// alu_top
module alu_top(clk, a, b, s, result, zero);
input clk;
input [15:0] a, b;
input [3:0] s;
output reg [15:0] result;
output reg zero;
reg [15:0] a_q, b_q;
reg [3:0] s_q;
wire [15:0] alu_result;
wire alu_zero;
always @(posedge clk) begin
    a_q <= a;
    b_q <= b;
    s_q <= s;
    result <= alu_result;
    zero <= alu_zero;
end
alu u_alu(.a(a_q), .b(b_q), .s(s_q), .result(alu_result), .zero_detection(alu_zero));
endmodule
Size: about 1100 cells after synthesis, roughly 53 flip-flops, roughly 8800 um2 of cells after synthesis.
make LEC_CHECK=0 CAP_MARGIN=30 CELL_PAD_IN_SITES_DETAIL_PLACEMENT=2 CORE_ASPECT_RATIO=1.55 CORE_MARGIN=2 CORE_UTILIZATION=52 CTS_CLUSTER_SIZE=12 GPL_ROUTABILITY_DRIVEN=0 GPL_TIMING_DRIVEN=0 HOLD_SLACK_MARGIN=0.04 MAX_ROUTING_LAYER=met4 MIN_ROUTING_LAYER=met2 SETUP_SLACK_MARGIN=0.34 SLEW_MARGIN=30 TNS_END_PERCENT=70 finish   # period 4.71 ns
run.sh (not shown) runs the stock make flow with config.mk's settings and CLKGATE_MAP_FILE=.
The starting point ended with an error in detailed placement (3_5_place_dp).
Rerun with:
CAP_MARGIN = 20   (was 30)
CELL_PAD_IN_SITES_GLOBAL_PLACEMENT = 2   (was default)
CORE_ASPECT_RATIO = default   (was 1.55)
CORE_UTILIZATION = 61   (was 52)
CTS_CLUSTER_DIAMETER = 33   (was default)
CTS_CLUSTER_SIZE = default   (was 12)
GPL_ROUTABILITY_DRIVEN = 1   (was 0)
GPL_TIMING_DRIVEN = default   (was 0)
HOLD_SLACK_MARGIN = default   (was 0.04)
MAX_ROUTING_LAYER = default   (was met4)
PLACE_DENSITY_LB_ADDON = 0.29   (was default)
SETUP_SLACK_MARGIN = 1.66   (was 0.34)
SLEW_MARGIN = 20   (was 30)
clock period = 12.6 ns   (was 4.71 ns; I/O delays follow)
=> The new run aborted during global placement without I/O (3_1_place_gp_skip_io) (FLW-0024). Die area decreases by 14%. Area after synthesis is unchanged. Synthesized cell count stays the same.
Rerun with:
ABC_AREA = 1   (was default)
CELL_PAD_IN_SITES_DETAIL_PLACEMENT = default   (was 2)
CELL_PAD_IN_SITES_GLOBAL_PLACEMENT = default   (was 2)
CORE_UTILIZATION = 72   (was 61)
CTS_CLUSTER_DIAMETER = 77   (was 33)
GPL_ROUTABILITY_DRIVEN = default   (was 1)
MIN_ROUTING_LAYER = default   (was met2)
PLACE_DENSITY = 0.37   (was default)
PLACE_DENSITY_LB_ADDON = default   (was 0.29)
SETUP_SLACK_MARGIN = 0.76   (was 1.66)
TNS_END_PERCENT = default   (was 70)
clock period = 5.77 ns   (was 12.6 ns; I/O delays follow)
=> With this change the flow produced a layout that fails on setup timing. Synthesized area went up by 11%. Die size came out lower by 6.0%. Synthesized cell count increases by 38%.
Rerun with:
ABC_AREA = default   (was 1)
CAP_MARGIN = 35   (was 20)
CTS_CLUSTER_DIAMETER = 30   (was 77)
CTS_CLUSTER_SIZE = 50   (was default)
MAX_ROUTING_LAYER = met4   (was default)
PLACE_DENSITY = default   (was 0.37)
SETUP_SLACK_MARGIN = 0.82   (was 0.76)
clock period = 6.42 ns   (was 5.77 ns; I/O delays follow)
Outcome: The changed run finished with timing, DRC and antenna clean. Synthesized cell count went down by 27%. Utilization went down by 2.1 points. Setup slack improved by 0.29 ns. Global-route usage went up by 7.0 points.

Setup of build 26:
The RTL this note starts from:
==> flow/design.v <==
`timescale 1ns / 1ns
module alu_top(clk, a, b, s, result, zero);
input clk;
input [15:0] a, b;
input [3:0] s;
output reg [15:0] result;
output reg zero;
reg [15:0] a_q, b_q;
reg [3:0] s_q;
wire [15:0] alu_result;
wire alu_zero;
always @(posedge clk) begin
    a_q <= a;
    b_q <= b;
    s_q <= s;
    result <= alu_result;
    zero <= alu_zero;
end
alu u_alu(.a(a_q), .b(b_q), .s(s_q), .result(alu_result), .zero_detection(alu_zero));
endmodule

`timescale 1ns / 1ns
module three_to_one_mux(d0,d1,d2,s,y);
input [15:0] d0, d1, d2;
input [1:0] s;
output [15:0] y;
reg [15:0] y;
always@(d0 or d1 or d2 or s)
begin
case(s)
      2'b00  : y = d0;
      2'b01  : y = d1;
      2'b10  : y = d2;
      default : y = d0; 
endcase
end
endmodule
module rotate_right(n, value, result);
	input [15:0] n, value;
	output reg [15:0] result;
	reg [15:0] temp, temp2;
	always@(*)
	begin
		temp = 16'd0;
		temp2 = 16'd0;
		case(n[3:0])
			0:
				begin
				result = value;
				end
			1:
				begin
				temp = { {15 - 1 + 1{1'b0}}, value[1 - 1: 0] };
				temp2 = value >> 1;
				result = {temp[1 - 1: 0] , temp2[15 - 1: 0]};
				end
			2:
				begin
				temp = { {15 - 2 + 1{1'b0}}, value[2 - 1: 0] };
				temp2 = value >> 2;
				result = {temp[2 - 1: 0] , temp2[15 - 2: 0]};
				end
			3:
				begin
				temp = { {15 - 3 + 1{1'b0}}, value[3 - 1: 0] };
				temp2 = value >> 3;
				result = {temp[3 - 1: 0] , temp2[15 - 3: 0]};
				end
			4:
				begin
				temp = { {15 - 4 + 1{1'b0}}, value[4 - 1: 0] };
				temp2 = value >> 4;
				result = {temp[4 - 1: 0] , temp2[15 - 4: 0]};
				end
			5:
				begin
				temp = { {15 - 5 + 1{1'b0}}, value[5 - 1: 0] };
				temp2 = value >> 5;
				result = {temp[5 - 1: 0] , temp2[15 - 5: 0]};
				end
			6:
				begin
				temp = { {15 - 6 + 1{1'b0}}, value[6 - 1: 0] };
				temp2 = value >> 6;
				result = {temp[6 - 1: 0] , temp2[15 - 6: 0]};
				end
			7:
				begin
				temp = { {15 - 7 + 1{1'b0}}, value[7 - 1: 0] };
				temp2 = value >> 7;
				result = {temp[7 - 1: 0] , temp2[15 - 7: 0]};
				end
			8:
				begin
				temp = { {15 - 8 + 1{1'b0}}, value[8 - 1: 0] };
				temp2 = value >> 8;
				result = {temp[8 - 1: 0] , temp2[15 - 8: 0]};
				end
			9:
				begin
				temp = { {15 - 9 + 1{1'b0}}, value[9 - 1: 0] };
				temp2 = value >> 9;
				result = {temp[9 - 1: 0] , temp2[15 - 9: 0]};
				end
			10:
				begin
				temp = { {15 - 10 + 1{1'b0}}, value[10 - 1: 0] };
				temp2 = value >> 10;
				result = {temp[10 - 1: 0] , temp2[15 - 10: 0]};
				end
			11:
				begin
				temp = { {15 - 11 + 1{1'b0}}, value[11 - 1: 0] };
				temp2 = value >> 11;
				result = {temp[11 - 1: 0] , temp2[15 - 11: 0]};
				end
			12:
				begin
				temp = { {15 - 12 + 1{1'b0}}, value[12 - 1: 0] };
				temp2 = value >> 12;
				result = {temp[12 - 1: 0] , temp2[15 - 12: 0]};
				end
			13:
				begin
				temp = { {15 - 13 + 1{1'b0}}, value[13 - 1: 0] };
				temp2 = value >> 13;
				result = {temp[13 - 1: 0] , temp2[15 - 13: 0]};
				end
			14:
				begin
				temp = { {15 - 14 + 1{1'b0}}, value[14 - 1: 0] };
				temp2 = value >> 14;
				result = {temp[14 - 1: 0] , temp2[15 - 14: 0]};
				end
			15:
				begin
				temp = { {15 - 15 + 1{1'b0}}, value[15 - 1: 0] };
				temp2 = value >> 15;
				result = {temp[15 - 1: 0] , temp2[15 - 15: 0]};
				end
		endcase
	end
endmodule
module rotate_left(n, value, result);
	input [15:0] n, value;
	output reg [15:0] result;
	reg [15:0] temp, temp2;
	always@(*)
	begin
		temp = 16'd0;
		temp2 = 16'd0;
		case(n[3:0])
			0:
				begin
				result = value;
				end
			1:
				begin
				temp = { {15 - 1 + 1{1'b0}}, value[15:15 - 1 + 1] };
				temp2 = value << 1;
				result = {temp2[15:1] , temp[1 - 1:0]};
				end
			2:
				begin
				temp = { {15 - 2 + 1{1'b0}}, value[15:15 - 2 + 1] };
				temp2 = value << 2;
				result = {temp2[15:2] , temp[2 - 1:0]};
				end
			3:
				begin
				temp = { {15 - 3 + 1{1'b0}}, value[15:15 - 3 + 1] };
				temp2 = value << 3;
				result = {temp2[15:3] , temp[3 - 1:0]};
				end
			4:
				begin
				temp = { {15 - 4 + 1{1'b0}}, value[15:15 - 4 + 1] };
				temp2 = value << 4;
				result = {temp2[15:4] , temp[4 - 1:0]};
				end
			5:
				begin
				temp = { {15 - 5 + 1{1'b0}}, value[15:15 - 5 + 1] };
				temp2 = value << 5;
				result = {temp2[15:5] , temp[5 - 1:0]};
				end
			6:
				begin
				temp = { {15 - 6 + 1{1'b0}}, value[15:15 - 6 + 1] };
				temp2 = value << 6;
				result = {temp2[15:6] , temp[6 - 1:0]};
				end
			7:
				begin
				temp = { {15 - 7 + 1{1'b0}}, value[15:15 - 7 + 1] };
				temp2 = value << 7;
				result = {temp2[15:7] , temp[7 - 1:0]};
				end
			8:
				begin
				temp = { {15 - 8 + 1{1'b0}}, value[15:15 - 8 + 1] };
				temp2 = value << 8;
				result = {temp2[15:8] , temp[8 - 1:0]};
				end
			9:
				begin
				temp = { {15 - 9 + 1{1'b0}}, value[15:15 - 9 + 1] };
				temp2 = value << 9;
				result = {temp2[15:9] , temp[9 - 1:0]};
				end
			10:
				begin
				temp = { {15 - 10 + 1{1'b0}}, value[15:15 - 10 + 1] };
				temp2 = value << 10;
				result = {temp2[15:10] , temp[10 - 1:0]};
				end
			11:
				begin
				temp = { {15 - 11 + 1{1'b0}}, value[15:15 - 11 + 1] };
				temp2 = value << 11;
				result = {temp2[15:11] , temp[11 - 1:0]};
				end
			12:
				begin
				temp = { {15 - 12 + 1{1'b0}}, value[15:15 - 12 + 1] };
				temp2 = value << 12;
				result = {temp2[15:12] , temp[12 - 1:0]};
				end
			13:
				begin
				temp = { {15 - 13 + 1{1'b0}}, value[15:15 - 13 + 1] };
				temp2 = value << 13;
				result = {temp2[15:13] , temp[13 - 1:0]};
				end
			14:
				begin
				temp = { {15 - 14 + 1{1'b0}}, value[15:15 - 14 + 1] };
				temp2 = value << 14;
				result = {temp2[15:14] , temp[14 - 1:0]};
				end
			15:
				begin
				temp = { {15 - 15 + 1{1'b0}}, value[15:15 - 15 + 1] };
				temp2 = value << 15;
				result = {temp2[15:15] , temp[15 - 1:0]};
				end
		endcase
	end
endmodule
`timescale 1ns / 1ns
module alu(a,b,s,result,zero_detection);
input [15:0] a, b;
input [3:0] s;
output [15:0] result;
output reg zero_detection;
wire [15:0] rol_result, ror_result;
reg [15:0] other_result;
reg [1:0] mux_select;
wire [15:0] temp_result;
rotate_left rl1(.n(a), .value(b), .result(rol_result));
rotate_right rr1(.n(a), .value(b), .result(ror_result));
three_to_one_mux mux_1(.d0(rol_result),.d1(ror_result),.d2(other_result),.s(mux_select),.y(temp_result));
always@(*)
begin
 other_result = 16'd0;
 mux_select = 2'h2;
 case(s)
      4'b1111: begin other_result = a + b; mux_select = 3'h2;end   
      4'b1110: begin other_result = a - b; mux_select = 3'h2;end  
      4'b1101: begin other_result = a & b; mux_select = 3'h2;end 
      4'b1100: begin other_result = a | b; mux_select = 3'h2;end 
      4'b0001: begin other_result = a * b; mux_select = 3'h2;end
      4'b1100: begin other_result = a / b; mux_select = 3'h2;end
      4'b1010: begin other_result = a<<b; mux_select = 3'h2;end
      4'b1011: begin other_result = a>>b; mux_select = 3'h2;end
      4'b1000:    begin 
                  if (a < b) 
                        begin 
                              other_result = 16'd1; 
                              mux_select = 3'h2; 
                        end
                  else
                        begin
                              other_result = 0;
                              mux_select = 3'h2; 
                        end
                  end 
      4'b1001:    begin 
                  if(a > b) 
                        begin
                              other_result = 16'd1; 
                              mux_select = 3'h2;
                        end
                  else
                        begin
                              other_result = 0;
                              mux_select = 3'h2; 
                        end
                  end
      4'b1001: begin mux_select = 3'h0;end
      4'b1010: begin mux_select = 3'h1; end
      default: ;
endcase      
end 
always@(*)
begin
if(result == 0)
      zero_detection = 1;
else
      zero_detection = 0;
end 
assign result = temp_result;
endmodule
export LEC_CHECK = 0
export CAP_MARGIN = 20
export CORE_MARGIN = 2
export CORE_UTILIZATION = 72
export CTS_CLUSTER_DIAMETER = 28
export CTS_CLUSTER_SIZE = 37
export PLACE_DENSITY_LB_ADDON = 0.29
export SETUP_SLACK_MARGIN = 1.34
export SLEW_MARGIN = 20
export TNS_END_PERCENT = 5
create_clock -name core_clock -period 6.65 [get_ports {clk}]
Every stage of the flow completed for build 26, and the final layout passed the timing, DRC and antenna checks.
Changes in build 21 relative to build 26:
Settings: a deleted PLACE_DENSITY_LB_ADDON that had been 0.29; a change of CORE_UTILIZATION from 72 to 40; a deleted CTS_CLUSTER_DIAMETER that had been 28; a deleted CTS_CLUSTER_SIZE that had been 37; a deleted SETUP_SLACK_MARGIN that had been 1.34; a deleted TNS_END_PERCENT that had been 5; a change of the clock period (ns, I/O delays scaled along) from 6.65 to 7.29.
Results
- On power, the lower figure sits with build 21, not build 26.
- Design area, build 26 and build 21, lower one = build 21.
- The total number of nets in the final design reported for build 21 is smaller than that of build 26 by 22.
- Lower register cell area after layout was reported by build 21, not build 26.
- Side by side, final hold slack turned out lower in build 21 than in build 26.
Edits applied to the flow inputs when going from build 21 to build 86:
Settings: changing CORE_UTILIZATION from 40 to 66; setting SETUP_SLACK_MARGIN to 1.6 for the first time; changing the clock period (ns, I/O delays scaled along) from 7.29 to 5.77.
Notes after the runs:
Build 21 has completed all stages; timing, DRC and antenna checks passed.
In build 86 the implementation completed, yet the final layout does not meet the checks, the culprit being negative setup slack.
Between build 86 and build 21, it is build 86 whose endpoint required time on the critical path is lower, by 1.50 ns.
In the reports for build 86 and build 21, the smaller global-route track usage on met2 belongs to build 21.
Wire length ended up about 22% higher on build 86 than on build 21.
#### Input delta (build 70 over build 86)
Settings: putting MIN_ROUTING_LAYER at met2 where nothing was set; putting PLACE_DENSITY at 0.69 where nothing was set; clearing SETUP_SLACK_MARGIN, which used to be 1.6; swapping 66 for 40 in CORE_UTILIZATION; swapping 5.77 for 8.0 in the clock period (ns, I/O delays scaled along).
## What came out
- [build 70] sequential share of layout area rose 1.0 points relative to build 86
- In build 70 the global-route usage turned out 5.7 points lower than in build 86.
- Comparing build 86 and build 70, the lower power after layout is on build 70.
- Build 70: flow completed, timing, DRC and antenna clean
- Build 70 has more setup slack than build 86.
- Status: yosys-reported design area after synthesis parity (build 70, build 86)
No activity file was given, so power comes from the tool's default toggle rates.
